## top
module top(
    input clk, rst,
    input [3:0] key_in,
    output [6:0] seg,
    output [7:0] sel,
    output reg [2:0] led, sel_led,
    output buz
);
==> flow/config.mk <==
export PLATFORM = sky130hd
export DESIGN_NAME = top
export DESIGN_NICKNAME = top
export VERILOG_FILES = /design/flow/design.v
export SDC_FILE = /design/flow/constraint.sdc
export NUM_CORES = 4
export LEC_CHECK = 0
export ABC_AREA = 1
export CAP_MARGIN = 0
export CORE_ASPECT_RATIO = 0.91
export CORE_MARGIN = 2
export CORE_UTILIZATION = 72
export CTS_CLUSTER_DIAMETER = 376
export CTS_CLUSTER_SIZE = 37
export PLACE_DENSITY = 0.42
export SLEW_MARGIN = 20
==> flow/constraint.sdc <==
create_clock -name core_clock -period 4.52 [get_ports {clk}]
set_input_delay 0.9040 -clock core_clock [delete_from_list [all_inputs] [get_ports {clk}]]
set_output_delay 0.9040 -clock core_clock [all_outputs]
set_load 0.01 [all_outputs]
run.sh (not shown) runs the stock make flow with config.mk's settings and CLKGATE_MAP_FILE=.
The first run completed and failed the layout checks on setup timing.
Then changed:
- CAP_MARGIN: 0 -> 10
- CORE_ASPECT_RATIO: 0.91 -> default
- CTS_CLUSTER_DIAMETER: 376 -> 355
- CTS_CLUSTER_SIZE: 37 -> default
- HOLD_SLACK_MARGIN: default -> 0.3
- PLACE_DENSITY: 0.42 -> default
- clock period: 4.52 -> 4.65 ns (I/O delays scaled with it)
The new run finished with setup timing left.
Wire length drops by 4.7%.
Final cell count went down by 0.44%.
Clock-buffer cell count rose by 3.
Cell area is lower by 2.5%.
Clock power is lower by about 7%.
Via count drops by 2.8%.
Then changed:
- ABC_AREA: 1 -> default
- CAP_MARGIN: 10 -> 0
- CTS_CLUSTER_DIAMETER: 355 -> 395
- CTS_CLUSTER_SIZE: default -> 98
- HOLD_SLACK_MARGIN: 0.3 -> default
- clock period: 4.65 -> 9.56 ns (I/O delays scaled with it)
Outcome:
- The new run completed without violations
- routed wire length is lower by 22%
- sequential share of layout area is higher by 2.8 points
- worst setup slack gets better by 2.6 ns
Then changed:
- CAP_MARGIN: 0 -> 20
- CORE_UTILIZATION: 72 -> 49
- CTS_CLUSTER_DIAMETER: 395 -> default
- CTS_CLUSTER_SIZE: 98 -> default
- clock period: 9.56 -> 7.99 ns (I/O delays scaled with it)
=>
- clock power increases by roughly a tenth
- design area increases slightly
- worst hold slack hardly moves
- die size increases by well over a third
- global-route usage decreases by 10 points
- clock skew barely changes
- clock-buffer cell count increases by 1
- via count decreases by a few percent
Then changed:
- ABC_AREA: default -> 1
- CORE_UTILIZATION: 49 -> 68
- CTS_CLUSTER_SIZE: default -> 37
- clock period: 7.99 -> 4.52 ns (I/O delays scaled with it)
Effect:
- The new run ran to the end with violations: setup timing
- global-route usage increases by 13 points
- synthesized area decreases by 1.8%
- synthesized cell count increases by 11%
- power increases by 81%
- routed wire length increases by 29%
- cell count increases by 11%
- final area increases by 9.7%
- die area decreases by 29%
- utilization increases by 30 points
- setup slack degrades by 1.4 ns

Setup of run 1:
Starting RTL as in the previous note.
clock: 10.0 ns
lec_check: 0
cap_margin: 30
cell_pad_in_sites_detail_placement: 2
cell_pad_in_sites_global_placement: 3
core_margin: 2
core_utilization: 17
gpl_routability_driven: 0
hold_slack_margin: 0.14
place_density: 0.8
setup_slack_margin: 2.18
slew_margin: 20
tns_end_percent: 15
#### Input delta (run 2 over run 1)
- clearing HOLD_SLACK_MARGIN, which used to be 0.14
- clearing TNS_END_PERCENT, which used to be 15
- putting PLACE_DENSITY_LB_ADDON at 0.24 where nothing was set
- swapping 17 for 40 in CORE_UTILIZATION
- swapping 30 for 20 in CAP_MARGIN
- clearing PLACE_DENSITY, which used to be 0.8
- clearing CELL_PAD_IN_SITES_GLOBAL_PLACEMENT, which used to be 3
- clearing SETUP_SLACK_MARGIN, which used to be 2.18
- clearing CELL_PAD_IN_SITES_DETAIL_PLACEMENT, which used to be 2
==> results <==
Row final-layout fill cell count: run 2 lower / run 1 higher. Going from run 1 to run 2, count of endpoints failing hold in the final timing report stayed essentially flat, synthesized cell count barely changed, net switching component of the power fell by 10%.
Changes in run 3 relative to run 2:
- CAP_MARGIN: 20 -> 5
- CELL_PAD_IN_SITES_GLOBAL_PLACEMENT: unset -> 3
- PLACE_DENSITY_LB_ADDON: 0.24 -> unset
- PLACE_DENSITY: unset -> 0.8
## What came out
- Each of the runs, namely run 3 and run 2, reached the end of the flow and came out clean.
- Comparing run 3 and run 2, the lower worst slack on hold paths is on run 3.
- On final-stage net count, run 3 and run 2 are neck and neck.
- Taking run 2 as the reference, in run 3 detailed-routing wirelength on met1 higher, total design power roughly the same.
- Minimum clock period after layout is lower on run 2
- Against run 2, maximum frequency in run 3 came out worse.
- Run 3 gives more net switching component of the power than run 2 did.
- Looking at run 3 and run 2, the met3 capacity usage during global routing is a wash.
- Total wire length after detailed routing: run 3 > run 2
- Side by side, number of buffers and inverters on the critical path turned out lower in run 3 than in run 2.
- Global-route total usage across every layer (lower): run 2

Setup of job 101:
Starting RTL as in the previous note.
clock: 4.72 ns
lec_check: 0
abc_area: 1
cap_margin: 0
cell_pad_in_sites_global_placement: 0
core_margin: 2
core_utilization: 72
cts_cluster_size: 45
hold_slack_margin: 0.3
max_routing_layer: met5
min_routing_layer: met1
place_density_lb_addon: 0.07
setup_slack_margin: 1.38
slew_margin: 20
The flow for job 101 finished, though final verification flagged setup timing.
> inputs changed (job 101 -> job 102)
==> flow/config.mk <==
export PLATFORM = sky130hd
export DESIGN_NAME = top
export DESIGN_NICKNAME = top
export VERILOG_FILES = /design/flow/design.v
export SDC_FILE = /design/flow/constraint.sdc
export NUM_CORES = 4
export LEC_CHECK = 0
export ABC_AREA = 1
export CAP_MARGIN = 20
export CORE_MARGIN = 2
export CORE_UTILIZATION = 72
export CTS_CLUSTER_DIAMETER = 357
export CTS_CLUSTER_SIZE = 24
export PLACE_DENSITY = 0.41
export SETUP_SLACK_MARGIN = -0.23
export SLEW_MARGIN = 20
### Flow results
The count of nets after finishing was comparable across job 101 and job 102.
| cell area after placement | job 102 vs job 101 | ≈ equal |
Looking at capturing instance or port of the critical path, the seg[0] result is from job 102; the seg[2] one comes from job 101.
Across both runs, routed length per instance was lower for job 102 than for job 101.
[job 102] flow finished | final checks: failed | reasons: setup timing
Power: job 102 draws less than job 101
NOTE: design area in job 102 falls short of that of job 101
Job 102: combinational share of cell area 0.22 points below job 101
#### Input delta (job 103 over job 102)
diff --git a/flow/config.mk b/flow/config.mk
--- a/flow/config.mk
+++ b/flow/config.mk
@@ -9 +9,2 @@
-export CAP_MARGIN = 20
+export CAP_MARGIN = 0
+export CELL_PAD_IN_SITES_GLOBAL_PLACEMENT = 0
@@ -12,2 +13,4 @@
-export CTS_CLUSTER_DIAMETER = 357
-export CTS_CLUSTER_SIZE = 24
+export CTS_CLUSTER_DIAMETER = 314
+export CTS_CLUSTER_SIZE = 17
+export MAX_ROUTING_LAYER = met5
+export MIN_ROUTING_LAYER = met1
@@ -15 +17,0 @@
-export SETUP_SLACK_MARGIN = -0.23
Results
- On cell internal power dissipation, job 103 tracks job 102 almost exactly.
- Signed area change from the synthesized netlist to the final layout: job 103 < job 102
- Job 103 vs job 102: non-clock buffer instance count of the final layout down by a few percent
- The post-layout worst setup margin number comes out higher for job 102 vs job 103.
- Reported for job 102 and job 103, area after synthesis turned out identical to the last digit.
- Going from job 102 to job 103, combinational share of cell area higher, cell area lower.
- [job 103] flow finished | final checks: failed | reasons: setup timing
No activity file was given, so power comes from the tool's default toggle rates.
